--- flow/design.v ---
`timescale 1ns / 1ps
module MUX(input [31:0] a,
           input [31:0] b, 
           input sel, 
           output [31:0] y);
	assign y = sel ? a : b;
endmodule
`timescale 1ns / 1ps
module INCR(input [31:0] pcin, 
            output [31:0] pcout);
	assign pcout = pcin + 1;
endmodule
`timescale 1ns / 1ps
module PC(input clk,
          input rst, 
          input enable,
          input halt,
          input stall,
          input PCSrc,
          input [31:0] target,
          input [31:0] npc, 
          output reg [31:0] PC);
	reg        br_pend;
	reg [31:0] br_tgt;
	wire       take  = PCSrc | br_pend;
	wire [31:0] dest = PCSrc ? target : br_tgt;
	always @ (posedge clk)
	if(rst)
	begin
	   PC <= {32{1'b0}};
	   br_pend <= 1'b0;
	   br_tgt <= {32{1'b0}};
    end
    else
	begin
	if (enable)
	   begin
	       if (stall)
	       begin
	           if (PCSrc)
	           begin
	               br_pend <= 1'b1;
	               br_tgt <= target;
	           end
	       end
	       else
	       begin
	           br_pend <= 1'b0;
	           if (take)
	               PC <= dest;
	           else if (!halt)
	               PC <= npc;
	       end
	   end
	end
endmodule
`timescale 1ns / 1ps
module IF_ID(input clk,
             input rst,
             input enable,
             input stall,
             input [31:0] npc,
             input [31:0] instr,
             output reg [31:0] rs,
             output reg [31:0] rt,
             output reg [31:0] instrout,
             output reg [31:0] npcout);
	always @ (posedge clk)
        if(rst)
            begin
                npcout <= 0;
                instrout <= 0;
                rs <= 0;
                rt <= 0;
			end
        else if (enable && !stall)
        begin
            npcout <= npc;
			instrout <= instr;
			rs <= instr[25:21];
			rt <= instr[20:16];
		end
endmodule
`timescale 1ns / 1ps
module I_FETCH(
    input clk,
    input enable,
    input PCSrc,
    input rst,
    input stall,
    input wire [31:0] EX_MEM_NPC, 
    input wire [31:0] imem_data,
    output wire [31:0] imem_addr,
    output wire [31:0] IF_ID_IR, 
    output wire [31:0] IF_ID_NPC,
    output wire [31:0] IF_ID_rs,
    output wire [31:0] IF_ID_rt
    );
	wire [31:0] npc_wire;
    wire [31:0] pc_wire;
	wire halt_wire;
	assign halt_wire = (imem_data[31:26] == 6'b111111);
	PC pc(
	   .clk(clk),
	   .halt(halt_wire),
	   .rst(rst),
	   .enable(enable),
	   .stall(stall),
	   .PCSrc(PCSrc),
	   .target(EX_MEM_NPC),
	   .npc(npc_wire),
	   .PC(pc_wire));
	assign imem_addr = pc_wire;
	INCR incr(
	   .pcin(pc_wire), 
	   .pcout(npc_wire));
	IF_ID if_id(
	   .clk(clk),
	   .rst(rst),
	   .stall(stall),
	   .enable(enable),
	   .npc(npc_wire),
	   .instr(imem_data),
	   .instrout(IF_ID_IR),
	   .npcout(IF_ID_NPC),
	   .rs(IF_ID_rs),
	   .rt(IF_ID_rt));
endmodule
`timescale 1ns / 1ps
    module CONTROL(input [5:0] opcode,
                   output reg [1:0] WB,
                   output reg [2:0] M,
                   output reg [3:0] EX);
	always @ *
	begin
		case (opcode)
			6'b000000:   
				begin
					WB = 2'b10;
					M  = 3'b000;
					EX = 4'b1100;
				end					
			6'b100011:   
				begin
					WB = 2'b11;
					M  = 3'b010;
					EX = 4'b0001;
				end					
			6'b101011:  
				begin
					WB = 2'b00;
					M  = 3'b001;
					EX = 4'b0001;
				end					
			6'b000100:   
				begin
					WB = 2'b00;
					M  = 3'b100;
					EX = 4'b0010;
				end			
            6'b100000:	 
				begin
					WB = 2'b00;
					M  = 3'b000;
					EX = 4'b0000;
				end
            6'b111111:	 
				begin
					WB = 2'b00;
					M  = 3'b000;
					EX = 4'b0000;
				end
			default:
			 begin
			    WB = 2'b00;
				M  = 3'b000;
				EX = 4'b0000;
			 end
		endcase
	end
endmodule
`timescale 1ns / 1ps
module REG(input clk,
           input regwrite,
           input enable,
           input [4:0] rs,
           input [4:0] rt,
           input [4:0] rd,
           input [31:0] writedata,
	       output reg [31:0] A, B);
	reg [31:0] GP_REG [31:1];
	always @ *
	begin
		if (rs == 5'd0)
			A = 32'h00000000;
		else if (regwrite && (rd == rs))
			A = writedata;
		else
			A = GP_REG[rs];
		if (rt == 5'd0)
			B = 32'h00000000;
		else if (regwrite && (rd == rt))
			B = writedata;
		else
			B = GP_REG[rt];
	end
	always @ (posedge clk)
	begin
	   if (enable && regwrite && (rd != 5'd0))
	   begin
		  GP_REG[rd] <= writedata;
       end
	end
endmodule
`timescale 1ns / 1ps
module S_EXTEND
#(
    parameter   IN_SIZE = 16,
    parameter   OUT_SIZE = 32
)
(   input   [(IN_SIZE - 1):0]   din,
    output  [(OUT_SIZE - 1):0]  dout);
	assign dout[(OUT_SIZE - 1):0] = { { IN_SIZE{din[(IN_SIZE - 1)]} }, din[(IN_SIZE - 1):0] };
endmodule
`timescale 1ns / 1ps
module ID_EX(input clk,
        	 input rst,
	         input enable,
	         input stall,
	         input [1:0]  ctlwb_out, 
	         input [2:0]  ctlm_out, 
	         input [3:0]  ctlex_out,
	         input [31:0] npc, 
	         input [31:0] readdat1, 
	         input [31:0] readdat2, 
	         input [31:0] signext_out, 
	         input [4:0]  instr_2016, 
	         input [4:0]  instr_1511, 
	         output reg [1:0]  wb_ctlout,
	         output reg [2:0]  m_ctlout,
	         output reg [3:0]  ex_ctlout,
	         output reg [31:0] npcout,
	         output reg [31:0] rdata1out, 
	         output reg [31:0] rdata2out,
	         output reg [31:0] s_extendout,
	         output reg [4:0]  instrout_2016, 
	         output reg [4:0]  instrout_1511,
             input      [4:0]  instr_2521,
             output reg [4:0]  instrout_2521
            );
	always @ (posedge clk)
        if(rst)
            begin
            wb_ctlout     <= 2'b00;
			m_ctlout      <= 3'b000;
			ex_ctlout     <= 4'b0000;
			npcout        <= {32{1'b0}};
			rdata1out     <= {32{1'b0}};
			rdata2out     <= {32{1'b0}};
			s_extendout   <= {32{1'b0}};
			instrout_2016 <= 5'b00000;
			instrout_1511 <= 5'b00000;
			instrout_2521 <= 5'b00000;
			end
        else if (enable)
            begin
            wb_ctlout     <= stall ? 2'b00 : ctlwb_out;
			m_ctlout      <= stall ? 3'b000 : ctlm_out;
			ex_ctlout     <= ctlex_out;
			npcout        <= npc;
			rdata1out     <= readdat1;
			rdata2out     <= readdat2;
			s_extendout   <= signext_out;
			instrout_2016 <= instr_2016;
			instrout_1511 <= instr_1511;
			instrout_2521 <= instr_2521;
			end
endmodule
`timescale 1ns / 1ps
module I_DECODE(
	input  clk, 
	input  rst, 
	input  enable, 
	input  stall,
	input  RegWrite,
	input  [31:0] IF_ID_Instr, 
	input  [31:0] IF_ID_NPC, 
	input  [4:0]  MEM_WB_Writereg,
    input  [31:0] MEM_WB_Writedata,
	output [1:0]  WB,
	output [2:0]  M,
	output [3:0]  EX,
	output [31:0] NPC,
	output [31:0] rdata1out,
	output [31:0] rdata2out,
	output [31:0] IR,
	output [4:0]  instrout_2016,
	output [4:0]  instrout_1511,
	output [4:0]  instrout_2521
	);
	wire [1:0]  CTL_WB_wire;
	wire [2:0]  CTL_M_wire;
	wire [3:0]  CTL_EX_wire;
	wire [31:0] REG_A_wire;
	wire [31:0] REG_B_wire; 
	wire [31:0] EXT_OUT_wire;
	CONTROL ctl(.opcode(IF_ID_Instr[31:26]),
	            .WB(CTL_WB_wire), 
	            .M(CTL_M_wire),
	            .EX(CTL_EX_wire));
	REG gp_reg(.clk(clk), 
	           .enable(enable),
	           .regwrite(RegWrite), 
	           .rs(IF_ID_Instr[25:21]), 
		       .rt(IF_ID_Instr[20:16]), 
		       .rd(MEM_WB_Writereg),
		       .writedata(MEM_WB_Writedata), 
		       .A(REG_A_wire),
		       .B(REG_B_wire));
	S_EXTEND #(.OUT_SIZE(32), 
	           .IN_SIZE(16)) s_ex(.din(IF_ID_Instr[15:0]), 
		       .dout(EXT_OUT_wire));
	ID_EX id_ex(.clk(clk), 
	            .rst(rst), 
	            .enable(enable),
	            .stall(stall),
	            .ctlwb_out(CTL_WB_wire), 
	            .ctlm_out(CTL_M_wire), 
		        .ctlex_out(CTL_EX_wire), 
		        .npc(IF_ID_NPC), 
		        .readdat1(REG_A_wire), 
		        .readdat2(REG_B_wire), 
		        .signext_out(EXT_OUT_wire), 
		        .instr_2016(IF_ID_Instr[20:16]), 
		        .instr_1511(IF_ID_Instr[15:11]), 
		        .instr_2521(IF_ID_Instr[25:21]),
		        .wb_ctlout(WB), 
		        .m_ctlout(M),
		        .ex_ctlout(EX), 
		        .npcout(NPC), 
		        .rdata1out(rdata1out), 
		        .rdata2out(rdata2out), 
		        .s_extendout(IR), 
		        .instrout_2016(instrout_2016),
		        .instrout_1511(instrout_1511), 
		        .instrout_2521(instrout_2521));
endmodule
`timescale 1ns / 1ps
module ADDER(
    input [31:0] add_in1, 
    input [31:0] add_in2, 
    output [31:0] add_out);
	assign add_out = add_in1 + add_in2;
endmodule
`timescale 1ns / 1ps
module ALU_MUX(
    input [31:0] a,
    input [31:0] b,
    input sel,
    output [31:0] y);
	assign y = sel ? a : b;
endmodule
`timescale 1ns / 1ps
module ALU(
    input [31:0] A, 
    input [31:0] B, 
    input [2:0] control, 
    output reg zero, 
	output reg [31:0] result);
	always @ *
	begin
		case (control)
			3'b000:
				result = A & B;
			3'b001:
				result = A | B;
			3'b010:
				result = A + B;
			3'b110:
				result = A - B;
			3'b111:
				result = (A < B) ? 1 : 0;
			default:
				result = 32'h00000000;
		endcase
		zero = (result == 32'h00000000);
	end
endmodule
`timescale 1ns / 1ps
module ALU_CONTROL(
    input [5:0] funct, 
    input [1:0] alu_op, 
    output reg [2:0] select);
    always @ * 
    begin
        case (alu_op) 
			2'b00: 
				begin
					select = 3'b010;             
				end
			2'b01: 
				begin
					select = 3'b110;             
				end
			2'b10: 
				begin
					case (funct) 
						6'b100000: 
							begin
								select = 3'b010;    
							end
                        6'b100001:
							begin
								select = 3'b010;    
							end
						6'b100010: 
							begin
								select = 3'b110;    
							end
                        6'b100011: 
							begin
								select = 3'b110;    
							end
						6'b100100: 
							begin
								select = 3'b000;    
							end
						6'b100101: 
							begin
								select = 3'b001;    
							end
						6'b101010: 
							begin
								select = 3'b111;    
							end
						default:
						    begin
                                select = 3'b011;    
						    end
					endcase
				end
			2'b11:
				begin
					select = 3'b011;             
				end
		endcase
	end
endmodule
`timescale 1ns / 1ps
module BOTTOM_MUX(
    input [4:0] a,
    input [4:0] b,
    input sel,
    output [4:0] y);
	assign y = sel ? a : b;
endmodule
`timescale 1ns / 1ps
module THREE_ONE_MUX(
    input [31:0] a,
    input [31:0] b,
    input [31:0] c,
    input [1:0] sel,
    output reg [31:0] y);
	always @ *
		case (sel)
			2'b00: y = c;
			2'b01: y = b;
			2'b10: y = a;
			default: y = 0;
		endcase
endmodule
`timescale 1ns / 1ps
module EX_MEM(
    input clk, 
    input rst, 
    input enable,
    input [1:0]  ctlwb_out,
    input [2:0]  ctlm_out,
    input [31:0] adder_out,
    input        aluzero,
    input [31:0] aluout,
    input [31:0] readdat2,
    input [4:0]  muxout,
    output reg [1:0]  wb_ctlout,
    output reg [2:0]  m_ctlout,
    output reg [31:0] add_result,
    output reg        zero,
    output reg [31:0] alu_result,
    output reg [31:0] rdata2out,
    output reg [4:0]  five_bit_muxout);
	always @ (posedge clk)
        if(rst)
        begin
            wb_ctlout <= 0;
            m_ctlout <= 0;
            add_result <= 0;
            zero <= 0;
            alu_result <= 0;
            rdata2out <= 0;
            five_bit_muxout  <= 0;	
        end
        else if (enable)
		begin
			wb_ctlout <= ctlwb_out;
			m_ctlout <= ctlm_out;
			add_result <= adder_out;
			zero <= aluzero;
			alu_result <= aluout;
			rdata2out <= readdat2;
			five_bit_muxout  <= muxout;
		end
endmodule
`timescale 1ns / 1ps
module I_EXECUTE(
	input  clk, 
	input  rst, 
	input  enable,
    input  [1:0]  WB,
	input  [2:0]  M,
	input  [3:0]  EX,
	input  [31:0] NPC,
	input  [31:0] rdata1in,
	input  [31:0] rdata2in,
	input  [31:0] IR,
	input  [4:0]  instrout_2016,
	input  [4:0]  instrout_1511,	
	input  [1:0]  forward_a_sel,
	input  [1:0]  forward_b_sel,
	input  [31:0] wb_data,
	input  [31:0] mem_alu_result,
	output [1:0]  wb_ctlout,
	output [2:0]  m_ctlout,
	output [31:0] add_result,
	output        zero,
	output [31:0] alu_result,
	output [31:0] rdata2out,
	output [4:0]  five_bit_muxout
	);
	wire [31:0] add_out_wire;
	wire [31:0] alu_mux_out_wire;
	wire [2:0]  alu_control_out_wire;
	wire        alu_zero_wire;
	wire [31:0] alu_result_wire;
	wire [4:0]  bottom_mux_out_wire;
	wire [31:0] forward_mux_b_out_wire;
	wire [31:0] forward_mux_a_out_wire;
	ADDER adder(
		.add_in1(NPC), 
		.add_in2(IR), 
		.add_out(add_out_wire));	
	ALU_MUX alu_mux(
		.a(IR), 
		.b(forward_mux_b_out_wire), 
		.sel(EX[0]), 
		.y(alu_mux_out_wire));
	ALU alu(
		.A(forward_mux_a_out_wire), 
		.B(alu_mux_out_wire), 
		.control(alu_control_out_wire), 
		.zero(alu_zero_wire), 
		.result(alu_result_wire));	
	ALU_CONTROL alu_control(
		.funct(IR[5:0]), 
		.alu_op(EX[2:1]), 
		.select(alu_control_out_wire));	
	BOTTOM_MUX bottom_mux(
		.a(instrout_1511), 
		.b(instrout_2016), 
		.sel(EX[3]), 
		.y(bottom_mux_out_wire));			
	EX_MEM ex_mem(
		.clk(clk), 
		.rst(rst),
		.enable(enable),
		.ctlwb_out(WB), 
		.ctlm_out(M), 
		.adder_out(add_out_wire), 
		.aluzero(alu_zero_wire), 
		.aluout(alu_result_wire), 
		.readdat2(forward_mux_b_out_wire), 
		.muxout(bottom_mux_out_wire), 
		.wb_ctlout(wb_ctlout), 
		.m_ctlout(m_ctlout), 
		.add_result(add_result), 
		.zero(zero), 
		.alu_result(alu_result), 
		.rdata2out(rdata2out), 
		.five_bit_muxout(five_bit_muxout));
	THREE_ONE_MUX FORWARD_MUX_A(
		.a(mem_alu_result), 
		.b(wb_data), 
		.c(rdata1in), 
		.sel(forward_a_sel), 
		.y(forward_mux_a_out_wire));
	THREE_ONE_MUX FORWARD_MUX_B(
		.a(mem_alu_result), 
		.b(wb_data), 
		.c(rdata2in), 
		.sel(forward_b_sel), 
		.y(forward_mux_b_out_wire));
endmodule
`timescale 1ns / 1ps
module MEM_WB(
	input  clk, 
	input  rst,
	input  enable,
	input  [1:0]  control_wb_in,
	input  [31:0] Read_data_in,
	input  [31:0] ALU_result_in,
	input  [4:0]  Write_reg_in,
	output reg [1:0]  mem_control_wb,
	output reg [31:0] Read_data,
	output reg [31:0] mem_ALU_result,
	output reg [4:0]  mem_Write_reg);
	always @ (posedge clk)
        if(rst)
        begin
            mem_control_wb <= 0;
            Read_data      <= 0;
            mem_ALU_result <= 0;
            mem_Write_reg  <= 0;
        end
        else if (enable)
		begin
			mem_control_wb <= control_wb_in;
			Read_data      <= Read_data_in;
			mem_ALU_result <= ALU_result_in;
			mem_Write_reg  <= Write_reg_in;
		end
endmodule
`timescale 1ns / 1ps
module AND_Gate(
    input m_ctlout,
    input zero,
    output PCSrc);
	assign PCSrc = zero && m_ctlout;
endmodule
`timescale 1ns / 1ps
module MEM(
	input         clk, 
	input         rst, 
	input         enable,
	input         m_ctlout,
	input         zero,
	input  [31:0] dmem_rdata,
	input  [1:0]  control_wb_in,
	input  [31:0] ALU_result_in,
	input  [4:0]  Write_reg_in,
	output        PCSrc,
	output [1:0]  mem_control_wb,
	output [31:0] Read_data,
	output [31:0] mem_ALU_result,
	output [4:0]  mem_Write_reg);
	MEM_WB mem_wb(.clk(clk),
	              .rst(rst),
	              .enable(enable),
	              .control_wb_in(control_wb_in), 
	              .Read_data_in(dmem_rdata), 
		          .ALU_result_in(ALU_result_in), 
		          .Write_reg_in(Write_reg_in),
		          .mem_control_wb(mem_control_wb), 
		          .Read_data(Read_data),
		          .mem_ALU_result(mem_ALU_result), 
		          .mem_Write_reg(mem_Write_reg));
	AND_Gate and_gate(.m_ctlout(m_ctlout), 
	                  .zero(zero), 
	                  .PCSrc(PCSrc));
endmodule
`timescale 1ns / 1ps
module WB(
    input  MemtoReg, 
    input  [31:0] ReadData, 
    input  [31:0] ALUResult, 
	output [31:0] WriteData);
	MUX mux(.a(ReadData),
	        .b(ALUResult),
	        .sel(MemtoReg),
	        .y(WriteData));
endmodule
`timescale 1ns / 1ps
module FORWARDING_UNIT(
	input  [4:0] IdExRegisterRs,
	input  [4:0] IdExRegisterRt, 
	input  [4:0] ExMemRegisterRd, 
	input  [1:0] ExMemRegWrite, 
	input  [4:0] MemWbRegRd,
	input  [1:0] MemWbRegWrite, 
	output reg [1:0] forward_a_sel,
	output reg [1:0] forward_b_sel);
	always @ *
	begin
		forward_a_sel = 2'b00;
		forward_b_sel = 2'b00;
		if (ExMemRegWrite[1] && 
		    (ExMemRegisterRd != 0) && (ExMemRegisterRd == IdExRegisterRs)) 
			begin
				forward_a_sel = 2'b10;
			end
		if (ExMemRegWrite[1] && 
		    (ExMemRegisterRd != 0) && (ExMemRegisterRd == IdExRegisterRt)) 
			begin
				forward_b_sel = 2'b10;
			end
		if (MemWbRegWrite[1] && (MemWbRegRd != 0) && 
		    !(ExMemRegWrite[1] && (ExMemRegisterRd != 0) && (ExMemRegisterRd == IdExRegisterRs)) && 
			 (MemWbRegRd == IdExRegisterRs)) 
			begin
				forward_a_sel = 2'b01;
			end
		if (MemWbRegWrite[1] && (MemWbRegRd != 0) && 
		    !(ExMemRegWrite[1] && (ExMemRegisterRd != 0) && 
		    (ExMemRegisterRd == IdExRegisterRt)) && 
			 (MemWbRegRd == IdExRegisterRt)) 
			begin
				forward_b_sel = 2'b01;
			end
	end						  
endmodule
`timescale 1ns / 1ps
module HAZARD_DETECTION_UNIT(
    input IdExMemRead,
    input [4:0] IdExRegisterRt,
    input [4:0] IfIdRegisterRs,
    input [4:0] IfIdRegisterRt,
    output reg stall);
    always @ *
	begin
        if(IdExMemRead &&
        ((IdExRegisterRt == IfIdRegisterRs) ||
        (IdExRegisterRt == IfIdRegisterRt)))
        begin
            stall = 1'b1;
        end
        else
        begin
            stall = 1'b0;
        end
	end					
endmodule
`timescale 1ns / 1ps
module DEBUG_UNIT(
    input clk,
    input rst,
    input on,
    input btn,
    output enable);
assign enable = !rst && (!on || btn);
endmodule
`timescale 1ns / 1ps
module PIPELINE(input clk,
                input rst,
                input btn,
                input on,
                output [31:0] imem_addr,
                input  [31:0] imem_data,
                output [31:0] dmem_addr,
                output [31:0] dmem_wdata,
                output        dmem_we,
                output        dmem_re,
                input  [31:0] dmem_rdata,
                output        wb_we,
                output [4:0]  wb_reg,
                output [31:0] wb_data);
	wire [31:0] IF_ID_IR_wire;
	wire [31:0] IF_ID_NPC_wire;
	wire [31:0] IF_ID_rs_wire;
	wire [31:0] IF_ID_rt_wire;
	wire [1:0]  ID_EX_WB_wire;
	wire [2:0]  ID_EX_M_wire;
	wire [3:0]  ID_EX_EX_wire;
	wire [31:0] ID_EX_NPC_wire;
	wire [31:0] ID_EX_rdata1out_wire;
	wire [31:0] ID_EX_rdata2out_wire;
	wire [31:0] ID_EX_IR_wire;
	wire [4:0]  ID_EX_instrout_2016_wire;
	wire [4:0]  ID_EX_instrout_1511_wire;
	wire [4:0]  ID_EX_instrout_2521_wire;
	wire [1:0]  EX_MEM_wb_ctlout_wire;
	wire [2:0]  EX_MEM_m_ctlout_wire;
	wire [31:0] EX_MEM_add_result_wire;
	wire        EX_MEM_zero_wire;
	wire [31:0] EX_MEM_alu_result_wire;
	wire [31:0] EX_MEM_rdata2out_wire;
	wire [4:0]  EX_MEM_five_bit_muxout_wire;
	wire        PCSrc_wire;
	wire [4:0]  mem_Write_reg_wire;
	wire [1:0]  mem_control_wb_wire;
	wire [31:0] Read_data_wire;
	wire [31:0] mem_ALU_result_wire;
	wire [31:0] wb_data_wire;
	wire [1:0]  forward_a_sel_wire;
	wire [1:0]  forward_b_sel_wire;
	wire enable_wire;
	wire stall_wire;
	I_FETCH FETCH(
	   .clk(clk),
	   .rst(rst),
	   .stall(stall_wire),
	   .enable(enable_wire),
	   .PCSrc(PCSrc_wire), 
	   .EX_MEM_NPC(EX_MEM_add_result_wire),
	   .imem_data(imem_data),
	   .imem_addr(imem_addr),
	   .IF_ID_IR(IF_ID_IR_wire),
	   .IF_ID_NPC(IF_ID_NPC_wire),
	   .IF_ID_rs(IF_ID_rs_wire),
	   .IF_ID_rt(IF_ID_rt_wire));
	I_DECODE DECODE(
		.clk(clk),
        .rst(rst), 
        .enable(enable_wire),
        .stall(stall_wire),
		.RegWrite(mem_control_wb_wire[1]), 
		.IF_ID_Instr(IF_ID_IR_wire), 
		.IF_ID_NPC(IF_ID_NPC_wire), 
		.MEM_WB_Writereg(mem_Write_reg_wire), 
		.MEM_WB_Writedata(wb_data_wire), 
		.WB(ID_EX_WB_wire), 
		.M(ID_EX_M_wire), 
		.EX(ID_EX_EX_wire), 
		.NPC(ID_EX_NPC_wire), 
		.rdata1out(ID_EX_rdata1out_wire), 
		.rdata2out(ID_EX_rdata2out_wire), 
		.IR(ID_EX_IR_wire), 
		.instrout_2016(ID_EX_instrout_2016_wire), 
		.instrout_1511(ID_EX_instrout_1511_wire),
		.instrout_2521(ID_EX_instrout_2521_wire));
	I_EXECUTE EXECUTE(
		.clk(clk), 
		.rst(rst),
		.enable(enable_wire),
		.WB(ID_EX_WB_wire), 
		.M(ID_EX_M_wire), 
		.EX(ID_EX_EX_wire), 
		.NPC(ID_EX_NPC_wire), 
		.rdata1in(ID_EX_rdata1out_wire), 
		.rdata2in(ID_EX_rdata2out_wire), 
		.IR(ID_EX_IR_wire), 
		.instrout_2016(ID_EX_instrout_2016_wire), 
		.instrout_1511(ID_EX_instrout_1511_wire), 
		.wb_ctlout(EX_MEM_wb_ctlout_wire), 
		.m_ctlout(EX_MEM_m_ctlout_wire), 
		.add_result(EX_MEM_add_result_wire), 
		.zero(EX_MEM_zero_wire), 
		.alu_result(EX_MEM_alu_result_wire), 
		.rdata2out(EX_MEM_rdata2out_wire),
		.five_bit_muxout(EX_MEM_five_bit_muxout_wire),
		.forward_a_sel(forward_a_sel_wire), 
		.forward_b_sel(forward_b_sel_wire), 
		.wb_data(wb_data_wire), 
		.mem_alu_result(EX_MEM_alu_result_wire)
		);
	MEM MEMORY(
		.clk(clk),
		.rst(rst),
		.enable(enable_wire),
		.m_ctlout(EX_MEM_m_ctlout_wire[2]), 
		.zero(EX_MEM_zero_wire), 
		.dmem_rdata(dmem_rdata),
		.control_wb_in(EX_MEM_wb_ctlout_wire), 
		.ALU_result_in(EX_MEM_alu_result_wire), 
		.Write_reg_in(EX_MEM_five_bit_muxout_wire),
		.PCSrc(PCSrc_wire),
		.mem_control_wb(mem_control_wb_wire), 
		.Read_data(Read_data_wire),
		.mem_ALU_result(mem_ALU_result_wire), 
		.mem_Write_reg(mem_Write_reg_wire));
	assign dmem_addr  = EX_MEM_alu_result_wire;
	assign dmem_wdata = EX_MEM_rdata2out_wire;
	assign dmem_we    = EX_MEM_m_ctlout_wire[0] & enable_wire;
	assign dmem_re    = EX_MEM_m_ctlout_wire[1] & enable_wire;
	WB WRITEBACK(
		.MemtoReg(mem_control_wb_wire[0]), 
		.ReadData(Read_data_wire), 
		.ALUResult(mem_ALU_result_wire), 
		.WriteData(wb_data_wire));
	FORWARDING_UNIT FU(
		.IdExRegisterRs(ID_EX_instrout_2521_wire), 
		.IdExRegisterRt(ID_EX_instrout_2016_wire), 
		.ExMemRegisterRd(EX_MEM_five_bit_muxout_wire), 
		.ExMemRegWrite(EX_MEM_wb_ctlout_wire), 
		.MemWbRegRd(mem_Write_reg_wire), 
		.MemWbRegWrite(mem_control_wb_wire), 
		.forward_a_sel(forward_a_sel_wire), 
		.forward_b_sel(forward_b_sel_wire));
	HAZARD_DETECTION_UNIT HDU(
        .IdExMemRead(ID_EX_M_wire[1]),
        .IdExRegisterRt(ID_EX_instrout_2016_wire),
        .IfIdRegisterRs(IF_ID_rs_wire[4:0]),
        .IfIdRegisterRt(IF_ID_rt_wire[4:0]),
        .stall(stall_wire));
	DEBUG_UNIT DU(
	   .clk(clk),
	   .rst(rst),
	   .btn(btn),
	   .on(on),
	   .enable(enable_wire));
	assign wb_we   = mem_control_wb_wire[1] & enable_wire;
	assign wb_reg  = mem_Write_reg_wire;
	assign wb_data = wb_data_wire;
endmodule
--- flow/run.sh ---
#!/bin/bash
# the make line also repeats each setting of config.mk as NAME=value (left out here)
make -C /OpenROAD-flow-scripts/flow DESIGN_CONFIG=/design/flow/config.mk WORK_HOME=/design/flow/orfs CLKGATE_MAP_FILE= finish
--- flow/config.mk ---
export PLATFORM = sky130hd
export DESIGN_NAME = PIPELINE
export DESIGN_NICKNAME = PIPELINE
export VERILOG_FILES = /design/flow/design.v
export SDC_FILE = /design/flow/constraint.sdc
export NUM_CORES = 4
export LEC_CHECK = 0
export CAP_MARGIN = 20
export CELL_PAD_IN_SITES_DETAIL_PLACEMENT = 1
export CORE_MARGIN = 2
export CORE_UTILIZATION = 49
export GPL_ROUTABILITY_DRIVEN = 1
export GPL_TIMING_DRIVEN = 0
export HOLD_SLACK_MARGIN = 0.15
export MAX_ROUTING_LAYER = met4
export MIN_ROUTING_LAYER = met1
export PLACE_DENSITY_LB_ADDON = 0.27
export SETUP_SLACK_MARGIN = -0.91
export SLEW_MARGIN = 40
--- flow/constraint.sdc ---
create_clock -name core_clock -period 9.33 [get_ports {clk}]
set_input_delay 1.8660 -clock core_clock [delete_from_list [all_inputs] [get_ports {clk}]]
set_output_delay 1.8660 -clock core_clock [all_outputs]
set_load 0.01 [all_outputs]
==> design notes, run 1 <==
TritonCTS built the clock tree. The filler cell count is 14195. The area fraction in xor and xnor cells was 1.33%. Setup repair after global routing left no endpoint under its margin. The group drawing the most power is registers. Total power normalized to cell area comes to 197 nW/um^2. The tools report the end of the worst register-to-register path as EXECUTE.ex_mem.zero$_SDFFE_PP0P_.

In this run the horizontal extent of the chip is 385 um. The top logic cell family in the synthesized netlist was multiplexers. The number of cells on the worst hold path is listed as 2. Clock tree synthesis found a total of 1439 sinks.

The via count of the first global-routing pass is 57846. The synthesized netlist handed to floorplanning was reported with a cell count of 5567. For reference, the top cells by area after synthesis are sky130_fd_sc_hd__edfxtp_1 42%, sky130_fd_sc_hd__mux4_2 16%, sky130_fd_sc_hd__dfxtp_1 13%. The number of pins exceeding their max-slew limit in the final report came out at 0.

Once layout is complete, the cells apart from fillers number 8054. The top cell type by total area after synthesis is sky130_fd_sc_hd__edfxtp_1. Per the Yosys statistics, synthesis produced 5567 cells.

For this design the static power due to leakage is 27.8 nW. 204 I/O pins were placed. The analysis attributes to net switching a power of 4.83 mW. With the number of hold buffers added after cts at 0, the fraction of power consumed by the clock network is 38.8%.

The tools report the sequential cell area fraction in the yosys report as 54.5%. The run gives 0 for the remaining global-route overflow. Yosys reports that the most numerous cell types are 992 x sky130_fd_sc_hd__edfxtp_1, 747 x sky130_fd_sc_hd__nand2_1, 512 x sky130_fd_sc_hd__mux4_2. The run gives 0.000158 V for the worst ir drop on vdd. The run gives 23 for the number of cell instances on the worst register-to-register path. The run gives 144000 sq um for the area of the placeable core. The worst setup path is launched from a flop.

The synthesis report lists the Yosys warning total as 12. The run gives 17.2% for the fraction of power consumed by combinational cells. The power report attributes to the sequential group a share of 43.9%. The critical path contains buffers and inverters numbering 4 combined. The transition time at the pin with the least slew margin is 0.986 ns. Library cell with the highest instance count after synthesis: sky130_fd_sc_hd__edfxtp_1. The tools report the end point of the critical path as EXECUTE.ex_mem.zero$_SDFFE_PP0P_.

Traced cell by cell, the critical path runs through clkbuf_1 > or3_1 > o31ai_1 > nor4_2 > buf_2 > buf_2 > clkbuf_1 > nand2_1 > o21ai_0 > o21ai_0 > mux2i_1 > ha_1 > or4_1 > a31oi_1 > a31oi_1 > o311ai_0 > a211oi_1 > nor3_1 > and4b_1 > and4_1 > nand4_1 > or4_1 > o31ai_2. The clock network power reported by the tool is 6.33 mW. After clock tree synthesis, the repair step resized 0 gates. Summed over its instances, the top area cell type makes up 41.9% of the synthesized netlist area. The run gives 121 MHz as the upper clock frequency limit.

For reference, the critical path is launched at MEMORY.mem_wb.mem_Write_reg[2]$_SDFFE_PP0P_. The run gives 0 as the final-report setup violation count. Internal power comes to 11.5 mW. For the worst min-delay path, the startpoint reported by OpenROAD is MEMORY.mem_wb.mem_ALU_result[2]$_SDFFE_PP0P_. Clock-pin slew on the worst setup and hold paths: 0.06 ns. The flip-flop and latch count after synthesis was 1439; the pin count of the biggest net entering global routing was 33.

Total global-route track usage over all layers is 40.3%. With the number of instances in the placed design at 7752, the post-CTS setup repair buffer count is 0. The floorplan step defined a die boundary enclosing 148000 sq um. The total combinational power came out at 2.81 mW.

The timing report attributes the biggest portion of critical-path delay to simple AND/OR/NAND/NOR gates. For this block, the via count after detailed routing is 56099. In this run the remaining antenna-violating nets after routing total 0.

Critical path class: flop to flop. The number of clock buffers added by TritonCTS is 155. With the die extent in y at 385 um, the total standard cell area after synthesis is 71100 sq um.

The adder and majority cell fraction of the synthesized area was 2.34%; the worst-case clock buffer depth was 3. The tools report the cell chosen for the clock root as sky130_fd_sc_hd__clkbuf_16. With the maximum net fanout on the critical path at 10, the share of total power consumed by net switching is 29.7%. For this run, the leading register cell type out of synthesis is sky130_fd_sc_hd__edfxtp_1.

At the end of the flow, the number of nets in the layout was 6208. The flow ran to the end and the layout has no timing, DRC or antenna violations. The post-synthesis average cell area works out to 12.8 sq um. The post-synthesis mux area share works out to 19.4%. For the worst-case headroom to the max-slew limit, the log shows 33.9%. The wire length of the first global-routing pass is 414000 um, and the final routed wirelength across all metal layers is 290000 um.

The via density per instance is 6.97, and the insertion delay to the later sink of the worst-skew pair is 0.86 ns. The run gives 204000 um for the detailed-placement wirelength estimate. The slowest stage of the critical path is the sky130_fd_sc_hd__o31ai_1 cell. The final hold violation count recorded for this run is 0.

Simple-gate share of the synthesized area: 8.32%. The placement summary gives the final routability congestion estimate as 0.986. Looking at the clock tree report, the H-tree level count equals 4. STA classifies the critical path endpoint as a flop. With the number of antenna violations at the first check in global routing at 14, the signed area change from the synthesized netlist to the final layout is 16.4%. The logs give 5766 for the number of nets produced by synthesis and 9.00 ns for the critical path arrival.

The quantity of I/O buffers inserted on ports was 202; the detailed-route wire length per cell was 36.1 um. For the setup total negative slack, the log shows 0 ns. The longest incremental delay of any stage on the critical path is reported as 0.64 ns. The initialized floorplan defines 139 standard-cell rows. The number of remaining DRC errors is 0. The iteration count recorded for the first detailed-route pass is 8. The max-capacitance violation count is 0. Before placement the cells fill 49.4% of the core. The sequential power reported by the tool is 7.16 mW. After synthesis, the netlist uses 85 different library cells.

Across the whole layout, storage elements account for 38700 sq um. The clock period minus final worst setup slack was 8.27 ns. In the final layout, the multi-input gates occupy 30600 sq um. The fraction of the cycle the final worst path needs came out at 88.6%. With the depth of the critical timing path with buffers and inverters included at 23, the number of DRC markers after the initial detailed-route iteration is 7356. Post-synth tally of flip-flops with integrated enable: 992. The chip area from the yosys synthesis statistics came out at 71100 sq um. The class of the tightest hold or removal check was flop to flop. End of the worst hold path: MEMORY.mem_wb.mem_ALU_result[2]$_SDFFE_PP0P_. The synthesis report gives the async set-or-reset register share as 0%.

The maximum clock skew at final layout was 0.0664 ns; the number of logged tool warnings was 91. The critical path data required time came out at 10.06 ns. Worst setup slack for register-to-register paths: 1.06 ns.

Of the total synthesized cell area, the portion taken by AND-OR and OR-AND cells is 11.1%. The tools report the critical register-to-register path startpoint as MEMORY.mem_wb.mem_Write_reg[2]$_SDFFE_PP0P_.
==> layout make-up <==
class	count	share of cell area [%]
sequential	1439	46.8
multi-input combinational	3542	37.0
clock buffer	199	5.08
timing repair buffer	285	4.24
tap	1903	2.88
buffer	429	2.14
clock inverter	88	1.09
inverter	157	0.713
antenna	12	0.0363
==> through the flow <==
stage | instance area, sq um | worst slack (ns) | power [mW] | hold slack [ns] | util (%)
floorplan | 71100 | 3.33 | 8.77 | 0.426 | -
global placement | 75500 | 0.199 | 9.80 | 0.437 | 52.5
detailed placement | 77400 | 1.49 | 9.91 | 0.441 | 53.8
CTS | 82500 | 1.42 | 16.1 | 0.455 | 57.4
global route | 82700 | 0.791 | 16.6 | 0.464 | 57.5
finish | 82700 | 1.06 | 16.3 | 0.455 | 57.5
==> metal layers <==
layer / global-route usage, % / share of wire, % / up-vias / wire length [um]
li1: - / - / 22269 / -
met1: 47.1 / 34 / 28065 / 99200
met2: 60.1 / 45 / 4498 / 131000
met3: 11.8 / 12 / 1267 / 35900
met4: 27.3 / 8.5 / 0 / 24600
met5: - / 0 / - / 0
==> inputs of run 2 (changes only) <==
CELL_PAD_IN_SITES_DETAIL_PLACEMENT = default   (was 1)
CORE_UTILIZATION = 40   (was 49)
GPL_ROUTABILITY_DRIVEN = default   (was 1)
GPL_TIMING_DRIVEN = default   (was 0)
HOLD_SLACK_MARGIN = default   (was 0.15)
MAX_ROUTING_LAYER = default   (was met4)
MIN_ROUTING_LAYER = default   (was met1)
PLACE_DENSITY_LB_ADDON = default   (was 0.27)
SETUP_SLACK_MARGIN = 1.24   (was -0.91)
SLEW_MARGIN = 20   (was 40)
clock period = 6.25 ns   (was 9.33 ns; I/O delays follow)
==> run 2 against run 1 <==
Effect of this change:
- combinational power up 36%
- critical path depth unchanged
- via count down 12%
- power up 44%
- utilization down 11 points
- fmax up 49%
- design area down 0.24%
- first-iteration DRC count down 22%
- cell count up 1.6%
- critical path type unchanged
==> design notes, run 2 <==
For the clock network power, the log shows 8.97 mW (+42%). Number of logged tool warnings: 97 (+6.6%). The post-synthesis mux area share is 19.4% (unchanged).

The total combinational power was 3.81 mW (+36%). For the worst reg-to-reg path, the startpoint reported by OpenROAD is MEMORY.mem_wb.mem_Write_reg[2]$_SDFFE_PP0P_. Switching power: 6.49 mW (+34%).

The run gives 0.448 ns (-0.00735 ns) for the worst slack on hold paths. Setup repair after global routing could not meet its margin everywhere. The tools report the number of nets produced by synthesis as 5766 (unchanged). Worst-case clock buffer depth: 3 (unchanged).

The critical path data required time was 6.99 ns (-3.07 ns); the count of buffering cells on the critical path with inverters included was 4 (unchanged). STA lists the endpoint of the worst register-to-register path as EXECUTE.ex_mem.zero$_SDFFE_PP0P_. sky130_fd_sc_hd__edfxtp_1 takes more of the synthesized area than any other cell.

The fraction of power consumed by sequential logic is 45.6% (+1.7 points), and the area of the die is 181000 sq um (+22%). Clock-pin slew on the worst setup and hold paths: 0.06 ns (about the same). The startpoint identified for the worst hold timing path is EXECUTE.ex_mem.m_ctlout[0]$_SDFFE_PP0P_. The run finished with no timing, DRC or antenna violations. The total count of hold-check failures in the final report is 0 (unchanged). The signal on the critical path passes through or3_4 > o31ai_4 > nor4_4 > buf_6 > buf_12 > buf_12 > nand2_1 > o21ai_0 > o21ai_0 > o21a_1 > inv_1 > ha_1 > a21oi_2 > o21bai_1 > o41ai_2 > o31ai_4 > a2111o_1 > o211ai_1 > o31ai_1 > xnor2_1 > a2111o_1 > or4_1 > o31ai_2. With the vias after detailed routing at 49523 (-12%), the final-report setup violation count is 0 (unchanged). The run gives 0 ns (unchanged) for the setup total negative slack. The depth of the critical timing path with buffers and inverters included was 23 (unchanged). The number of CTS-inserted buffers is 155 (unchanged), and the setup slack after placement is 0.340 ns (-1.15 ns).

The starting utilization of the core area is 40.3% (-9.1 points). The width of the die was 426 um (+11%). With the via count of the first global-routing pass at 47780 (-17%), the total sequential power is 10.7 mW (+49%). For the standard-cell row count, the log shows 154 (+11%). The maximum net fanout on the critical path is 35 (+25). The fraction of power consumed by the clock network was 38.2% (-0.6 points); the share of the synthesized area in the top cell type was 41.9% (unchanged). The via density per instance was 6.05 (-13%). With the clock period minus final worst setup slack at 5.57 ns (-2.70 ns), the area fraction in xor and xnor cells is 1.33% (unchanged).

The filler cell count was 15538 (+9.5%); the number of cells on the worst hold path was 2 (unchanged). The internal power contribution is 17.0 mW (+48%). With the clock sink count at 1439 (unchanged), the transition time at the pin with the least slew margin is 1.13 ns (+0.147 ns). The run gives 228000 um (-22%) for the final routed wirelength across all metal layers. The run gives 0 (unchanged) for the max-capacitance violation count. The logs give 5 (-3) for the number of search-and-repair iterations in the first detailed-routing pass and 0 (unchanged) for the remaining number of nets flagged by the antenna check after routing. The tools report the maximum clock skew at final layout as 0.0622 ns (-0.00418 ns). The number of hold buffers added after cts was 0 (unchanged); the number of antenna violations at the first check in global routing was 10 (-4). The largest individual stage delay along the critical path comes from the cell sky130_fd_sc_hd__or4_1.

The run gives 4 (unchanged) as the count of H-tree levels built during CTS. The logs give 176000 sq um (+23%) for the area of the placeable core and 6.31 ns (-2.69 ns) for the critical path arrival. The number of cell instances on the worst register-to-register path came out at 23 (unchanged). The insertion delay to the later sink of the worst-skew pair came out at 0.84 ns (-0.02 ns). The gate count after technology mapping was 5567 (unchanged).

The simple-gate share of the synthesized area was 8.32% (unchanged); the quantity of I/O buffers inserted on ports was 203 (+0.50%). The logs give 85 (unchanged) for the count of unique library cells instantiated by Yosys and 5567 (unchanged) for the yosys cell count. For the number of remaining DRC errors, the log shows 0 (unchanged). The group drawing the most power is registers.

The final weighted congestion in routability-driven placement was 0.873 (-11%). The worst-case setup margin in the final layout was 0.683 ns (-0.377 ns). The critical path is of the flop to flop type. The run gives 331000 um (-20%) as the wire length of the first global-routing pass. Among the non-sequential cells, multiplexers take the most area. With the placed cell area at 76900 sq um (-0.62%), the detailed-route wire length per cell is 27.9 um (-23%). The synthesis report names the predominant flop master as sky130_fd_sc_hd__edfxtp_1. The run gives 184 (+460%) as the pin count of the biggest net entering global routing.

The run gives 285 nW/um^2 (+45%) for the power density of the placed cells. The maximum single-stage delay on the critical path is 0.53 ns (-0.11 ns), and the total standard cell area after synthesis is 71100 sq um (unchanged). The share of the core filled with cells in the final layout is 46.8% (-11 points). The category of the worst setup path capture point is a flop. For this run the top cell type by instance count after synthesis was sky130_fd_sc_hd__edfxtp_1. With the area of all placed cells without fillers at 82500 sq um (-0.24%), the boundary pin count is 204 (unchanged).

For the number of nets in the finished design, the log shows 5921 (-4.6%). For the worst-case headroom to the max-slew limit, the log shows 24.5% (-9.4 points). The worst ir drop on vdd was 0.000189 V (+20%). The end point of the critical path is EXECUTE.ex_mem.zero$_SDFFE_PP0P_. The post-synth tally of flip-flops with integrated enable was 992 (unchanged). Fraction of power consumed by combinational cells: 16.2% (-1.0 points). The leakage power summed over all cells is 27.4 nW (-1.5%), and the count of yosys warnings during synthesis is 12 (unchanged). The flip-flop and latch count after synthesis came out at 1439 (unchanged).

Die extent in y: 426 um (+11%). The launching instance or port of the critical path is MEMORY.mem_wb.mem_Write_reg[2]$_SDFFE_PP0P_. The overall fraction of global-route tracks in use is 24.8% (-15 points), and the share of synthesized registers carrying an async set or reset is 0% (unchanged). TritonCTS built the clock tree. The post-synthesis average cell area was 12.8 sq um (unchanged); the number of DRC markers after the initial detailed-route iteration was 5720 (-22%).

The AND-OR/OR-AND share of the synthesized area works out to 11.1% (unchanged). The launching element type of the critical path was a flop. The share of total power consumed by net switching is 27.6% (-2.0 points), and the worst setup slack for register-to-register paths is 0.68 ns (-0.38 ns).

The run gives 71100 sq um (unchanged) for the chip area from the yosys synthesis statistics. The main area contributors are sky130_fd_sc_hd__edfxtp_1 42%, sky130_fd_sc_hd__mux4_2 16%, sky130_fd_sc_hd__dfxtp_1 13%. Broken down by cell family, the worst path's largest delay share belongs to AND-OR/OR-AND gates. The adder and majority cell fraction of the synthesized area came out at 2.34% (unchanged).

The detailed-placement wirelength estimate is 142000 um (-30%). The signed area change from the synthesized netlist to the final layout was 16.1%; the number of pins exceeding their max-slew limit in the final report was 0 (unchanged). STA reports the tightest min-delay check as being of type flop to flop.

Sorting the synthesized cells by how often they occur yields 992 x sky130_fd_sc_hd__edfxtp_1, 747 x sky130_fd_sc_hd__nand2_1, 512 x sky130_fd_sc_hd__mux4_2. The tools report the cell chosen for the clock root as sky130_fd_sc_hd__clkbuf_16. The upper clock frequency limit is 180 MHz (+49%). The run gives 54.5% (unchanged) for the sequential cell area fraction in the yosys report. With the remaining global-route overflow at 0 (unchanged), the fraction of the cycle the final worst path needs is 89.1% (+0.43 points). In the hold report, the worst path ends at EXECUTE.ex_mem.m_ctlout[0]$_SDFFE_PP0P_.
run 2: layer usage:
metal / track usage (%) / wire, um
met4: 9.04 / 8500
met2: 39.0 / 106000
met5: 0 / 60
met1: 34.0 / 94000
met3: 4.95 / 19100
run 2: cell type report:
| type | count | area [sq um] | area share [%] |
|---|---|---|---|
| antenna | 1 | 2.50 | 0.00303 |
| clock buffer | 209 | 4180 | 5.07 |
| clock inverter | 68 | 744 | 0.902 |
| inverter | 157 | 612 | 0.742 |
| multi-input combinational | 3542 | 31000 | 37.6 |
| sequential | 1439 | 38800 | 47.0 |
| tap | 2340 | 2930 | 3.55 |
| timing repair buffer | 422 | 4210 | 5.11 |
| timing repair inverter | 5 | 25.0 | 0.0303 |
run 2: stage by stage:
stage | cells | power [mW]
floorplan | 5567 | 13.2
global placement | 7873 | 14.5
detailed placement | 7873 | 14.6
CTS | 8170 | 23.5
global route | 8182 | 24.3
finish | 8183 | 23.5
run 2: timing repair:
action                                  4_1_cts  5_1_grt
setup buffers                                16        9
endpoints found under the setup margin       19       19
pin swaps                                    13        9
gates cloned                                  4        3
gates resized                                59       60
==> inputs of run 3 (changes only) <==
ABC_AREA = 1   (was default)
CAP_MARGIN = 15   (was 20)
CELL_PAD_IN_SITES_DETAIL_PLACEMENT = 1   (was default)
CORE_ASPECT_RATIO = 0.57   (was default)
CORE_MARGIN = 6   (was 2)
GPL_ROUTABILITY_DRIVEN = 0   (was default)
GPL_TIMING_DRIVEN = 0   (was default)
HOLD_SLACK_MARGIN = 0.08   (was default)
MIN_ROUTING_LAYER = met2   (was default)
SETUP_SLACK_MARGIN = -0.48   (was 1.24)
SLEW_MARGIN = 35   (was 20)
TNS_END_PERCENT = 30   (was default)
clock period = 6.5 ns   (was 6.25 ns; I/O delays follow)
==> run 3 against run 2 <==
Effect of this change:
- the flow now stops in global routing
- synthesized area up 3.8%
- synthesized cell count rose by 53%
- die area grew 7.9%
==> design notes, run 3 <==
The AND-OR/OR-AND share of the synthesized area came out at 22.4% (+11 points). The share of the synthesized area in the top cell type was 40.4% (-1.5 points). The library cell with the highest instance count after synthesis is sky130_fd_sc_hd__o21ai_0. The tool reported: "[ERROR GRT-0116] Global routing finished with congestion. Check the congestion regions in the DRC Viewer". Post-synthesis average cell area: 8.64 sq um (-32%). The tools report the worst-case clock buffer depth as 4 (+1).

Number of hold buffers added after cts: 0 (unchanged). The main area contributors are sky130_fd_sc_hd__edfxtp_1 40%, sky130_fd_sc_hd__dfxtp_1 12%, sky130_fd_sc_hd__o21ai_0 11%. Yosys shows that the main logic family after synthesis is AND-OR/OR-AND gates. The width of the die came out at 581 um (+37%). After synthesis, the most frequently instantiated cells are 1607 x sky130_fd_sc_hd__o21ai_0, 1129 x sky130_fd_sc_hd__nand2_1, 992 x sky130_fd_sc_hd__edfxtp_1.

The total overflow left after global routing is 10389. The logs give 73800 sq um (+3.8%) for the total standard cell area after synthesis and 0 (-16) for the post-CTS setup repair buffer count. The yosys cell count is 8535 (+53%). With the area of the placeable core at 182000 sq um (+3.4%), the share of synthesized registers carrying an async set or reset is 0% (unchanged). With the count of unique library cells instantiated by Yosys at 56 (-34%), the detailed-placement wirelength estimate is 367000 um (+160%). The run gives 195000 sq um (+7.9%) as the area of the die.

The flow did not finish. The clock sink count is 1439 (unchanged), and the sequential cell area fraction in the yosys report is 52.5% (-2.0 points). The post-synth tally of flip-flops with integrated enable is 992 (unchanged), and the overall fraction of global-route tracks in use is 90.6%. The post-synthesis mux area share came out at 0.231% (-19 points). The adder and majority cell fraction of the synthesized area works out to 2.25% (-0.086 points). The die extent in y is 336 um (-21%). The flip-flop and latch count after synthesis was 1439 (unchanged); the simple-gate share of the synthesized area was 14.3% (+5.9 points). The setup slack after placement was -0.694 ns (-1.03 ns); the starting utilization of the core area was 40.5% (+0.15 points). The number of instances in the placed design is 11366 (+44%). Looking at the clock tree report, the root buffer type is sky130_fd_sc_hd__clkbuf_16. The flow stopped in global routing.

The run gives 73800 sq um (+3.8%) for the chip area from the yosys synthesis statistics. Post-synth the commonest register cell is sky130_fd_sc_hd__edfxtp_1. For the gate count after technology mapping, the log shows 8535 (+53%). For the number of nets produced by synthesis, the log shows 8734 (+51%).

The quantity of I/O buffers inserted on ports is 202 (-0.49%). The run gives 0.819% (-0.51 points) for the area fraction in xor and xnor cells. The logs give 204 (unchanged) for the boundary pin count and 12 (unchanged) for the count of yosys warnings during synthesis.

With the count of H-tree levels built during CTS at 4 (unchanged), the number of CTS-inserted buffers is 147 (-5.2%). The top cell type by total area after synthesis was sky130_fd_sc_hd__edfxtp_1. The standard-cell row count came out at 118 (-23%).
==> run 3: metal layers <==
layer / track usage [%] / overflow
met1: - / -
met2: 84.5 / 1345
met3: 112 / 7706
met4: 68.6 / 698
met5: 92.2 / 640
==> run 3: timing repair <==
item	in CTS
setup endpoints to repair	1
cloned	0
gates resized	2
==> run 3: through the flow <==
step           hold slack (ns)  utilization (%)  total power [mW]  TNS [ns]  area (sq um)
2_1_floorplan            0.421                -              12.9         0         73800
3_3_place_gp             0.433             43.3              15.5  -2742.80         78900
3_5_place_dp             0.442             44.9              15.8    -0.694         81900
4_1_cts                  0.456             47.4              24.1    -0.401         86400
==> inputs of run 4 (changes only) <==
ABC_AREA = default   (was 1)
CAP_MARGIN = 20   (was 15)
CELL_PAD_IN_SITES_DETAIL_PLACEMENT = default   (was 1)
CORE_ASPECT_RATIO = default   (was 0.57)
CORE_MARGIN = 2   (was 6)
CORE_UTILIZATION = 63   (was 40)
CTS_CLUSTER_SIZE = 96   (was default)
GPL_ROUTABILITY_DRIVEN = default   (was 0)
GPL_TIMING_DRIVEN = default   (was 0)
HOLD_SLACK_MARGIN = default   (was 0.08)
MIN_ROUTING_LAYER = default   (was met2)
SETUP_SLACK_MARGIN = default   (was -0.48)
SLEW_MARGIN = 20   (was 35)
TNS_END_PERCENT = default   (was 30)
clock period = 2.64 ns   (was 6.5 ns; I/O delays follow)
==> run 4 against run 3 <==
Effect of this change:
- the layout now fails its checks (negative setup slack)
- synthesized cell count decreased by 35%
- synthesized area decreased by 3.7%
- die area decreased by 41%
==> design notes, run 4 <==
On the worst path, the slowest cell contributes a delay of 0.51 ns. In this build the clock could be raised as far as 184 MHz. The combinational power reported by the tool is 13.4 mW.

Endpoints failing hold in the final report were tallied at 0. The share of the synthesized area in the top cell type is 41.9% (+1.5 points). In this run the worst path has a maximum fanout of 6. The layout checks failed on negative setup slack. The maximum clock skew at final layout is 0.0518 ns, and the detailed-route wire length per cell is 34.0 um. In the post-synthesis netlist, the biggest area contributors are sky130_fd_sc_hd__edfxtp_1 42%, sky130_fd_sc_hd__mux4_2 16%, sky130_fd_sc_hd__dfxtp_1 13%. Grouping stages by cell kind, the critical path spends the most delay in simple AND/OR/NAND/NOR gates. The source of the worst hold timing path is dmem_rdata[23].

Total power normalized to cell area comes to 651 nW/um^2. Top logic cell family in the synthesized netlist: multiplexers. TritonCTS built the clock tree. The clock sink count was 1439 (unchanged). The final report lists the setup-violating endpoint count as 145. Global routing consumed, over all layers together, 42.9% of the routing resources. The tools report the number of antenna violations at the first check in global routing as 19. The logs give 4 (unchanged) for the count of H-tree levels built during CTS and 281000 um for the final routed wirelength across all metal layers.

Category of the worst setup path capture point: a flop. The width of the die works out to 340 um (-41%). The timing report shows the most common cell along the critical path to be sky130_fd_sc_hd__buf_6. The via count of the first global-routing pass was 54942. The cell chosen for the clock root is sky130_fd_sc_hd__clkbuf_16. For the worst setup path, the data arrival time is 6.14 ns.

Clock network power for this build is 22.1 mW. The chip area from the yosys synthesis statistics was 71100 sq um (-3.7%). The critical path goes through or3_4 > o31ai_4 > buf_6 > nor4_4 > buf_6 > buf_12 > buf_8 > nand2_2 > o21ai_1 > o21a_2 > ha_4 > o21ai_2 > o21a_1 > o41a_1 > o41ai_4 > buf_6 > nor3_2 > or4_4 > a41oi_2 > nand3_2 > nor4_4 > nand4_1 > or4_1 > o31ai_2.

The run gives 3 (-1) for the worst-case clock buffer depth. Via density per instance: 7.20. The first global-routing pass estimated 364000 um of wire. The worst setup path is of the flop to flop kind.

Data on the critical path is required at its endpoint by 3.33 ns. The number of CTS-inserted buffers is 148 (+0.68%), and the depth of the critical timing path with buffers and inverters included is 24. The detailed-placement wirelength estimate is 160000 um (-56%).

For this run, the leading register cell type out of synthesis is sky130_fd_sc_hd__edfxtp_1. The class of the tightest hold or removal check is input port to flop. The iteration count recorded for the first detailed-route pass is 6. The run gives 992 (unchanged) for the post-synth tally of flip-flops with integrated enable.

The timing report gives the clock slew at the launch and capture registers of the worst setup and hold paths as 0.06 ns. The run gives 206% for the fraction of the cycle the final worst path needs. In the power breakdown, the internal column shows 43.0 mW. The post-synthesis average cell area works out to 12.8 sq um (+48%). Net switching is 29.2% of the power. The worst-case setup margin in the final layout was -2.80 ns. For reference, the critical path is launched at MEMORY.mem_wb.mem_Write_reg[4]$_SDFFE_PP0P_. The tools report the fraction of power consumed by sequential logic as 41.6%. End of the worst register-to-register path: EXECUTE.ex_mem.zero$_SDFFE_PP0P_. In this run, the number of DRC markers left after iteration 0 of detailed routing was 9098. The path with the worst hold slack has its endpoint at MEMORY.mem_wb.Read_data[23]$_SDFFE_PP0P_. The number of logged tool warnings is 104.

With the worst setup slack for register-to-register paths at -2.80 ns, the number of hold buffers added after cts is 0 (unchanged). Quantity of I/O buffers inserted on ports: 203 (+0.50%). For the leakage power summed over all cells, the log shows 33.3 nW. The AND-OR/OR-AND share of the synthesized area works out to 11.1% (-11 points). The starting utilization of the core area was 63.3% (+23 points).

In this run, the combinational gates consume 22.0% of the power. For the setup slack after placement, the log shows -2.78 ns (-2.09 ns). The number of nets in the finished design was 6850; the total standard cell area after synthesis was 71100 sq um (-3.7%). With the count of buffering cells on the critical path with inverters included at 5, the simple-gate share of the synthesized area is 8.32% (-5.9 points). Per the OpenROAD power report, switching power amounts to 17.7 mW. The share of synthesized registers carrying an async set or reset came out at 0% (unchanged).

Nets still carrying antenna violations after routing amount to 0. The pin closest to its max-slew limit shows a slew of 1.12 ns. Area of the placeable core: 112000 sq um (-38%). The count of yosys warnings during synthesis was 12 (unchanged); the number of instances in the placed design was 7784 (-32%).

The run gives 5.44 ns for the clock period minus final worst setup slack. The worst VDD IR drop from the latest analysis is 0.000831 V. The area fraction in xor and xnor cells is 1.33% (+0.51 points). The logs give 123 (+4.2%) for the standard-cell row count and 173 for the pin count of the biggest net entering global routing. The top cell type by total area after synthesis is sky130_fd_sc_hd__edfxtp_1. After its last routability iteration, the placer logged a weighted congestion of 0.956. The die extent in y was 340 um (+1.1%); the signed area change from the synthesized netlist to the final layout was 31.3%. The flow ran to the end, but the layout failed its checks. For the remaining global-route overflow, the log shows 0. The detailed router placed 59541 vias in this run. The tool flagged a number of max-cap violations equal to 0. The DRC violation total left in the routed layout is recorded as 0.

For the area of the die, the log shows 116000 sq um (-41%). The post-synthesis mux area share works out to 19.4% (+19 points). The yosys cell count is 5567 (-35%). Setup repair after global routing could not meet its margin everywhere.

The critical register-to-register path startpoint was MEMORY.mem_wb.mem_Write_reg[4]$_SDFFE_PP0P_. The power report attributes to the clock group a share of 36.4%. The library cell with the highest instance count after synthesis is sky130_fd_sc_hd__edfxtp_1. With the number of nets produced by synthesis at 5766 (-34%), the insertion delay to the later sink of the worst-skew pair is 0.82 ns. The critical path's slowest stage uses the library cell sky130_fd_sc_hd__or4_1. Hold timing on the final database bottoms out at a slack of 0.298 ns. The adder and majority cell fraction of the synthesized area was 2.34% (+0.086 points); the boundary pin count was 204 (unchanged). The group drawing the most power is registers. The flip-flop and latch count after synthesis was 1439 (unchanged). The count of unique library cells instantiated by Yosys is 85 (+52%), and the sequential cell area fraction in the yosys report is 54.5% (+2.0 points).

Counting instances, the worst hold path has a depth of 3. OpenSTA lists the critical path endpoint as EXECUTE.ex_mem.zero$_SDFFE_PP0P_. The count of cells in the finished layout, fillers not included, comes to 8275. In this run the tightest slew margin relative to its limit is 25.4%. The number of cell instances on the worst register-to-register path came out at 24. The gate count after technology mapping was 5567 (-35%). The launching element type of the critical path was a flop.

Sorting the synthesized cells by how often they occur yields 992 x sky130_fd_sc_hd__edfxtp_1, 747 x sky130_fd_sc_hd__nand2_1, 512 x sky130_fd_sc_hd__mux4_2. For reference, the final report shows the max-slew violation count at 0. After routing, the total negative slack on setup checks comes to -85.08 ns.

The power report lists the sequential group at 25.2 mW. The completed layout was analyzed and its total power is 60.7 mW.
[run 4: through the flow]
| step | area (sq um) | util (%) |
|---|---|---|
| after floorplan | 71800 | - |
| after global placement | 83100 | 74.1 |
| after detailed placement | 83100 | 74.1 |
| after CTS | 89300 | 79.6 |
| after global routing | 93300 | 83.1 |
| final | 93300 | 83.2 |
[run 4: final cells by class]
class                           count  area (sq um)
Clock inverter                     80           970
Tap cell                         1500          1880
Timing Repair Buffer             1363         14100
Sequential cell                  1439         38800
Multi-Input combinational cell   3542         32900
Inverter                          157           694
Fill cell                        5581         18900
Antenna cell                        8          20.0
Clock buffer                      186          3940
[run 4: repair_timing]
item | in CTS | in global routing
resized | 313 | 527
pin swaps | 62 | 193
gates cloned | 6 | 32
setup endpoints to repair | 148 | 194
setup buffers | 42 | 164
[run 4: layer usage]
metal / track usage, % / share of wire, % / up-vias
met3: 11.3 / 15 / 1577
met5: 0 / 0.074 / -
met2: 66.1 / 44 / 5615
met1: 56.4 / 33 / 28750
li1: - / - / 23571
met4: 22.5 / 8.2 / 28
==> inputs of run 5 (changes only) <==
CELL_PAD_IN_SITES_DETAIL_PLACEMENT = 1   (was default)
CORE_ASPECT_RATIO = 1.76   (was default)
CORE_UTILIZATION = 48   (was 63)
CTS_CLUSTER_SIZE = 46   (was 96)
GPL_TIMING_DRIVEN = 1   (was default)
MIN_ROUTING_LAYER = met2   (was default)
PLACE_DENSITY_LB_ADDON = 0.18   (was default)
TNS_END_PERCENT = 5   (was default)
clock period = 5.6 ns   (was 2.64 ns; I/O delays follow)
==> run 5 against run 4 <==
Effect of this change:
- the layout still fails its checks (negative setup slack)
- synthesized area did not move
- die area rose by 31%
- power fell by 55%
==> design notes, run 5 <==
The final weighted congestion in routability-driven placement was 1.12 (+17%). With the post-synthesis mux area share at 19.4% (unchanged), the count of buffering cells on the critical path with inverters included is 5 (unchanged). For the remaining number of nets flagged by the antenna check after routing, the log shows 0 (unchanged). The tools report the placed cell area as 78900 sq um (-5.0%). Between the synthesized netlist and the finished layout, the area growth was recorded as 18.6%. The fraction of power consumed by the clock network was 37.1% (+0.7 points); the leakage power summed over all cells was 28.9 nW (-13%).

The fraction of power consumed by sequential logic is 44.5% (+2.9 points). The run gives 51.5% (+8.6 points) as the overall fraction of global-route tracks in use. The tools report the cell chosen for the clock root as sky130_fd_sc_hd__clkbuf_16. The master of the slowest instance on the critical path was sky130_fd_sc_hd__dfxtp_2. The maximum single-stage delay on the critical path works out to 0.60 ns (+0.09 ns).

The worst setup path is launched from a flop. The tools report the worst-case setup margin in the final layout as -0.235 ns (+2.57 ns). The run gives 15965 (+75%) for the number of DRC markers after the initial detailed-route iteration.

The report lists the cells along the critical path as buf_4 > mux2i_1 > buf_4 > nand2_1 > o21ai_1 > o21a_1 > inv_1 > ha_4 > nand3_1 > o41a_1 > buf_4 > o41ai_4 > buf_4 > nor3_2 > or4_4 > a41oi_2 > nand3_2 > nor4_4 > nand4_1 > or4_4 > o31ai_4. The width of the die was 294 um (-13%); the maximum net fanout on the critical path was 8 (+2). The tools report the worst-case headroom to the max-slew limit as 22.5% (-2.9 points).

The setup total negative slack was -0.235 ns (+84.85 ns); the area of the placeable core was 147000 sq um (+31%). Clock-pin slew on the worst setup and hold paths: 0.07 ns (about the same). The run gives 12 (unchanged) as the count of yosys warnings during synthesis.

Among the non-sequential cells, multiplexers take the most area. The tools report the met1 layer usage reported by global route as 0% (-56 points). The detailed-placement wirelength estimate was 168000 um (+5.0%); the boundary pin count was 204 (unchanged). Quantity of I/O buffers inserted on ports: 203 (unchanged). Clock sink count: 1439 (unchanged). The clock period minus final worst setup slack was 5.84 ns (+0.392 ns). By area the synthesized netlist is led by sky130_fd_sc_hd__edfxtp_1 42%, sky130_fd_sc_hd__mux4_2 16%, sky130_fd_sc_hd__dfxtp_1 13%. The final routed wirelength across all metal layers is 266000 um (-5.2%), and the total count of hold-check failures in the final report is 0 (unchanged). The flip-flop and latch count after synthesis came out at 1439 (unchanged). With the count of unique library cells instantiated by Yosys at 85 (unchanged), the number of pins exceeding their max-slew limit in the final report is 0 (unchanged). Post-synth the commonest register cell is sky130_fd_sc_hd__edfxtp_1.

The logs give 4 (unchanged) for the count of H-tree levels built during CTS and 13 (+7) for the number of search-and-repair iterations in the first detailed-routing pass. The startpoint identified for the worst hold timing path is MEMORY.mem_wb.mem_ALU_result[16]$_SDFFE_PP0P_. For the met2 track utilization from global routing, the log shows 63.2% (-2.8 points). Counting stages on the worst path, the most repeated cell is sky130_fd_sc_hd__buf_4. The run gives 12.1 mW (-52%) for the total sequential power.

STA classifies the critical path endpoint as a flop. The layout checks failed on negative setup slack. The insertion delay to the later sink of the worst-skew pair is 0.84 ns (+0.02 ns), and the number of antenna violations at the first check in global routing is 0 (-19).

The critical path starts at MEMORY.mem_wb.mem_control_wb[0]$_SDFFE_PP0P_. Clock network power: 10.0 mW (-55%). The area of the die is 151000 sq um (+31%). The fraction of power consumed by combinational cells came out at 18.4% (-3.6 points). The critical register-to-register path startpoint is MEMORY.mem_wb.mem_control_wb[0]$_SDFFE_PP0P_. The via count of the first global-routing pass is 79371 (+44%), and the area of all placed cells without fillers is 84300 sq um (-9.6%). The run gives 514 um (+51%) for the die extent in y.

The run gives 5567 (unchanged) as the gate count after technology mapping. The share of total power consumed by net switching works out to 29.2% (about the same). The remaining global-route overflow is 0 (unchanged). Ranked by instance count, the synthesized netlist is headed by 992 x sky130_fd_sc_hd__edfxtp_1, 747 x sky130_fd_sc_hd__nand2_1, 512 x sky130_fd_sc_hd__mux4_2. Area fraction in xor and xnor cells: 1.33% (unchanged). The power density of the placed cells was 321 nW/um^2 (-51%); the transition time at the pin with the least slew margin was 1.16 ns (+0.0408 ns). The worst ir drop on vdd was 0.000352 V (-58%); the share of the synthesized area in the top cell type was 41.9% (unchanged). The worst slack on hold paths is 0.457 ns (+0.159 ns). Looking at the hold checks, the worst path lands on MEMORY.mem_wb.mem_ALU_result[16]$_SDFFE_PP0P_. Of all cell types, the one taking the most synthesized area is sky130_fd_sc_hd__edfxtp_1.

Via density per instance: 8.74 (+21%). The global-route met3 utilization is 58.7% (+47 points). The wire length of the first global-routing pass came out at 385000 um (+5.6%). The number of cell instances on the worst register-to-register path works out to 21 (-13%).

The yosys cell count is 5567 (unchanged), and the fraction of the cycle the final worst path needs is 104% (-100 points). With the simple-gate share of the synthesized area at 8.32% (unchanged), the post-synthesis average cell area is 12.8 sq um (unchanged). The worst-case clock buffer depth is 3 (unchanged). The post-synth tally of flip-flops with integrated enable is 992 (unchanged). TritonCTS built the clock tree.

The run gives 54.5% (unchanged) as the sequential cell area fraction in the yosys report. The tools report the vias after detailed routing as 70250 (+18%). The run gives 0 (unchanged) as the max-capacitance violation count. For the share of the core filled with cells in the final layout, the log shows 57.3% (-26 points). The class of the tightest hold or removal check is flop to flop. With the standard-cell row count at 187 (+52%), the number of nets in the finished design is 6222 (-9.2%). For the number of hold buffers added after cts, the log shows 0 (unchanged). With the detailed-route wire length per cell at 33.1 um (-2.4%), the total standard cell area after synthesis is 71100 sq um (unchanged). The chip area from the yosys synthesis statistics is 71100 sq um (unchanged). With the number of CTS-inserted buffers at 137 (-7.4%), the AND-OR/OR-AND share of the synthesized area is 11.1% (unchanged).

The worst setup slack for register-to-register paths is -0.24 ns (+2.57 ns). With the final-report setup violation count at 1 (-99%), the maximum clock skew at final layout is 0.0462 ns (-0.00563 ns). For reference, the critical path is captured by EXECUTE.ex_mem.zero$_SDFFE_PP0P_. The switching power came out at 7.91 mW (-55%). The largest part of the power goes to registers.

Setup repair after global routing could not meet its margin everywhere. In the setup report, the worst path falls into the class flop to flop. Broken down by cell family, the worst path's largest delay share belongs to simple AND/OR/NAND/NOR gates. The number of logged tool warnings is 93 (-11%). The run gives 19.2 mW (-55%) for the internal power contribution.

Yosys instantiated no cell more often than sky130_fd_sc_hd__edfxtp_1. Share of synthesized registers carrying an async set or reset: 0% (unchanged). End of the worst register-to-register path: EXECUTE.ex_mem.zero$_SDFFE_PP0P_. The flow ran to the end, but the layout failed its checks.

The number of nets produced by synthesis is 5766 (unchanged). The total combinational power was 4.99 mW (-63%); the non-filler instance count after layout was 8041 (-2.8%). Post-route total power: 27.1 mW (-55%). The tools report the upper clock frequency limit as 171 MHz (-6.7%).

For the critical path arrival, the log shows 6.57 ns (+0.43 ns). The tools report the pin count of the biggest net entering global routing as 82 (-53%). The run gives 6.34 ns (+3.01 ns) as the critical path data required time. Starting utilization of the core area: 48.3% (-15 points).

The run gives 21 (-13%) for the depth of the critical timing path with buffers and inverters included. The tools report the number of instances in the placed design as 7752 (-0.41%). The run gives 2.34% (unchanged) for the adder and majority cell fraction of the synthesized area.

The number of cells on the worst hold path was 2 (-1); the number of remaining DRC errors was 0 (unchanged). Busiest layer in global routing: met2. The run gives -0.533 ns (+2.25 ns) for the setup slack after placement.
[run 5: routing by layer]
layer	share of wire, %	vias up
li1	-	22146
met1	0	22878
met2	48	21829
met3	36	3294
met4	14	103
met5	1.3	-
[run 5: timing repair]
action	4_1_cts	5_1_grt
gates resized	88	40
setup buffers	13	6
pin swaps	22	17
cloned	2	0
endpoints found under the setup margin	5	7
[run 5: layout make-up]
class                           count  area (sq um)
Sequential cell                  1439         38800
Fill cell                       14394         62900
Inverter                          157           589
Clock inverter                     84          1060
Multi-Input combinational cell   3543         30900
Tap cell                         1890          2360
Clock buffer                      168          3610
Antenna cell                       15          37.5
Timing Repair Buffer              745          6920
Power and IR drop assume default switching activity.
